==> v12: inputs <==
## battleship
module battleship(
input wire clk,
input wire rst,  
input wire ARDUINO_A0,    
input wire ARDUINO_A1,    
input wire ARDUINO_A2,    
input wire ARDUINO_A3,    
output reg ARDUINO_IO0,   
output reg ARDUINO_IO1,   
output reg ARDUINO_IO2,   
output reg ARDUINO_IO6,   
output reg ARDUINO_IO7,   
output reg ARDUINO_IO8,   
output reg ARDUINO_IO9,   
output reg ARDUINO_IO10,  
output reg ARDUINO_IO11,  
output reg ARDUINO_A4,  
output reg ARDUINO_A5,  
output reg PMOD1_D0_P,  
output reg PMOD1_D0_N,  
output reg PMOD1_D1_P,  
output reg PMOD1_D1_N,  
output reg PMOD1_D2_P,  
output reg PMOD1_D2_N,  
output reg PMOD2_D0_P,  
output reg PMOD2_D0_N,  
output reg PMOD2_D1_P,  
output reg PMOD2_D2_P,  
output reg PMOD2_D2_N,  
output reg PMOD2_D3_P,  
output reg ARDUINO_IO3,   
output reg ARDUINO_IO4,   
output reg ARDUINO_IO5    
);
reg makeBoards;
reg make2DArray;
reg [7:0] playerOneBoard [0:2][0:2];     
reg [1:0] a;  
reg [1:0] b;  
reg [7:0] playerOneSHIPSBoard [0:2][0:2];  
reg [1:0] c;  
reg [1:0] d;  
reg [2:0] numShipsP1;
reg [2:0] hitsP1;
reg [7:0] playerTwoBoard [0:2][0:2];  
reg [1:0] e;  
reg [1:0] f;  
reg [7:0] playerTwoSHIPSBoard [0:2][0:2];  
reg [1:0] g;  
reg [1:0] h;  
reg [2:0] numShipsP2;
reg [2:0] hitsP2;
reg [2:0] playerTurn;
integer i, j;  
reg [3:0] nineStates; 
reg [3:0] nineStates2;
reg [5:0] gameLogicState;
reg [2:0] inputRow;  
reg [2:0] inputCol;  
reg [26:0] customCounter;  
reg customClk; 
reg [26:0] oneSecondCounter;  
reg oneSecondClk; 
reg [1:0] turnOnFirstBoard;
reg [1:0] turnOnSecondBoard;
localparam [26:0] DISP_DIV = 27'd24;
localparam [26:0] GAME_DIV = 27'd1249;
  ...
==> flow/config.mk <==
export PLATFORM = sky130hd
export DESIGN_NAME = battleship
export DESIGN_NICKNAME = battleship
export VERILOG_FILES = /design/flow/design.v
export SDC_FILE = /design/flow/constraint.sdc
export NUM_CORES = 4
export LEC_CHECK = 0
export CAP_MARGIN = 20
export CELL_PAD_IN_SITES_GLOBAL_PLACEMENT = 2
export CORE_MARGIN = 2
export CORE_UTILIZATION = 40
export CTS_CLUSTER_DIAMETER = 359
export CTS_CLUSTER_SIZE = 98
export PLACE_DENSITY = 0.4
export SLEW_MARGIN = 20
==> flow/constraint.sdc <==
create_clock -name core_clock -period 5.0 [get_ports {clk}]
set_input_delay 1.0000 -clock core_clock [delete_from_list [all_inputs] [get_ports {clk}]]
set_output_delay 1.0000 -clock core_clock [all_outputs]
set_load 0.01 [all_outputs]
run.sh (not shown) runs the stock make flow with config.mk's settings and CLKGATE_MAP_FILE=.
==> v33 (differences from v12) <==
- CELL_PAD_IN_SITES_GLOBAL_PLACEMENT: 2 -> not set
- CORE_ASPECT_RATIO: not set -> 1.86
- CORE_UTILIZATION: 40 -> 65
- CTS_CLUSTER_DIAMETER: 359 -> not set
- CTS_CLUSTER_SIZE: 98 -> not set
- PLACE_DENSITY: 0.4 -> not set
- SLEW_MARGIN: 20 -> 40
==> v18 (differences from v12) <==
- ABC_AREA: not set -> 1
- CELL_PAD_IN_SITES_GLOBAL_PLACEMENT: 2 -> not set
- CORE_UTILIZATION: 40 -> 69
- CTS_CLUSTER_DIAMETER: 359 -> not set
- CTS_CLUSTER_SIZE: 98 -> 97
- PLACE_DENSITY: 0.4 -> not set
==> flow/constraint.sdc (replaced) <==
create_clock -name core_clock -period 2.42 [get_ports {clk}]
set_input_delay 0.4840 -clock core_clock [delete_from_list [all_inputs] [get_ports {clk}]]
set_output_delay 0.4840 -clock core_clock [all_outputs]
set_load 0.01 [all_outputs]
==> v30 (differences from v12) <==
- ABC_AREA: not set -> 1
- CELL_PAD_IN_SITES_GLOBAL_PLACEMENT: 2 -> not set
- CORE_UTILIZATION: 40 -> 72
- CTS_CLUSTER_DIAMETER: 359 -> 385
- PLACE_DENSITY: 0.4 -> 0.39
==> flow/constraint.sdc (replaced) <==
create_clock -name core_clock -period 2.82 [get_ports {clk}]
set_input_delay 0.5640 -clock core_clock [delete_from_list [all_inputs] [get_ports {clk}]]
set_output_delay 0.5640 -clock core_clock [all_outputs]
set_load 0.01 [all_outputs]
==> qor summary <==
Instance count along the most critical hold path: v33 2; v30 2; v12 2; v18 -
Worst hold path endpoint: v33 playerOneSHIPSBoard[8][1]; v30 gameLogicState[5]; v12 playerOneSHIPSBoard[8][1]; v18 -
Power per cell area: v33 280.4 nW/µm²; v30 442.3 nW/µm²; v12 274.9 nW/µm²; v18 -
Clock-net power: v33 1400 µW; v30 2550 µW; v12 1380 µW; v18 -
Sw Share: v33 23.04%; v30 23.40%; v12 22.08%; v18 -
Final instance area: v33 10690 µm²; v30 12400 µm²; v12 10840 µm²; v18 -
Dominant cell by count in the synthesized netlist: v33 sky130_fd_sc_hd__dfxtp_1; v30 sky130_fd_sc_hd__nand2_1; v12 sky130_fd_sc_hd__dfxtp_1; v18 sky130_fd_sc_hd__nand2_1
Biggest power consumer among the groups: v33 sequential cells; v30 sequential cells; v12 sequential cells; v18 -
Number of placement rows: v33 60; v30 43; v12 56; v18 44
Share of power burned in registers: v33 51.4%; v30 50.4%; v12 51.7%; v18 -
Clock latency on the worst-skew pair: v33 0.43 ns; v30 0.45 ns; v12 0.43 ns; v18 -
Clk network pwr share: v33 46.6%; v30 46.5%; v12 46.3%; v18 -
Worst Min Path Start: v33 playerOneSHIPSBoard[8][1]; v30 gameLogicState[5]; v12 playerOneSHIPSBoard[8][1]; v18 -
Outcome: v33 complete, no violations; v30 finished with violations; v12 complete, no violations; v18 stopped before the end
Stage where the flow stopped: v33 -; v30 -; v12 -; v18 5_1_grt
Reasons for failing layout checks: v33 -; v30 setup timing; v12 -; v18 -
Post-Route WL: v33 22970 µm; v30 29890 µm; v12 24000 µm; v18 -
Area enclosed by the die boundary: v33 15880 µm²; v30 15390 µm²; v12 25370 µm²; v18 16040 µm²
Drt initial violations: v33 460; v30 1151; v12 592; v18 -
Number of cells in the finished layout apart from fillers: v33 1370; v30 1805; v12 1503; v18 -
Count of nets after finishing: v33 1211; v30 1652; v12 1212; v18 -
Final weighted congestion in routability-driven placement: v33 0.9173; v30 0.9455; v12 0.8233; v18 0.9504
Drt drc: v33 0; v30 0; v12 0; v18 -

* * *

==> run R: inputs <==
battleship again, from the RTL that the note above started with.
export LEC_CHECK = 0
export ABC_AREA = 1
export CAP_MARGIN = 20
export CORE_ASPECT_RATIO = 0.5
export CORE_MARGIN = 2
export CORE_UTILIZATION = 72
export CTS_CLUSTER_DIAMETER = 385
export CTS_CLUSTER_SIZE = 98
export PLACE_DENSITY = 0.39
export SLEW_MARGIN = 20
export TNS_END_PERCENT = 10
create_clock -name core_clock -period 2.42 [get_ports {clk}]
==> run E (differences from run R) <==
Settings changed: CORE_ASPECT_RATIO 0.5 to 1.46, CTS_CLUSTER_DIAMETER 385 to unset, CTS_CLUSTER_SIZE 98 to 10, PLACE_DENSITY 0.39 to unset, SETUP_SLACK_MARGIN set to 0.69, TNS_END_PERCENT 10 to unset.
==> flow/constraint.sdc (replaced) <==
create_clock -name core_clock -period 3.04 [get_ports {clk}]
set_input_delay 0.6080 -clock core_clock [delete_from_list [all_inputs] [get_ports {clk}]]
set_output_delay 0.6080 -clock core_clock [all_outputs]
set_load 0.01 [all_outputs]
==> run Y (differences from run R) <==
Settings changed: ABC_AREA 1 to unset, CORE_ASPECT_RATIO 0.5 to unset, CORE_UTILIZATION 72 to 40, CTS_CLUSTER_DIAMETER 385 to unset, CTS_CLUSTER_SIZE 98 to unset, PLACE_DENSITY 0.39 to unset, TNS_END_PERCENT 10 to unset.
==> flow/constraint.sdc (replaced) <==
create_clock -name core_clock -period 4.35 [get_ports {clk}]
set_input_delay 0.8700 -clock core_clock [delete_from_list [all_inputs] [get_ports {clk}]]
set_output_delay 0.8700 -clock core_clock [all_outputs]
set_load 0.01 [all_outputs]
==> run P (differences from run R) <==
Settings changed: CORE_ASPECT_RATIO 0.5 to unset, CORE_UTILIZATION 72 to 63, CTS_CLUSTER_DIAMETER 385 to unset, CTS_CLUSTER_SIZE 98 to unset, PLACE_DENSITY 0.39 to unset, TNS_END_PERCENT 10 to unset.
==> flow/constraint.sdc (replaced) <==
create_clock -name core_clock -period 3.28 [get_ports {clk}]
set_input_delay 0.6560 -clock core_clock [delete_from_list [all_inputs] [get_ports {clk}]]
set_output_delay 0.6560 -clock core_clock [all_outputs]
set_load 0.01 [all_outputs]
==> summary of the runs <==
Die area: run E < run R < run P < run Y.
The lowest setup slack belongs to run R, the highest to run Y.
Combinational power: run Y < run P < run E < run R.
Fmax, highest first: run P, run R, run E, run Y.
Run P finished with timing, DRC and antenna clean. Run Y produced a clean layout. Run R finished but fails on setup timing. Run E finished with setup timing left.
Via count, lowest first: run Y, run P, run R, run E.
Of run Y and run P, run P has the higher synthesized cell count (gap 23%, measured against run P).
First-iteration DRC count: run Y < run P < run E < run R.
In run R the sequential share of layout area is lower than in run Y, by 5.2 points.
Register-to-register slack: run R < run E < run P < run Y.
Power and IR drop assume default switching activity.
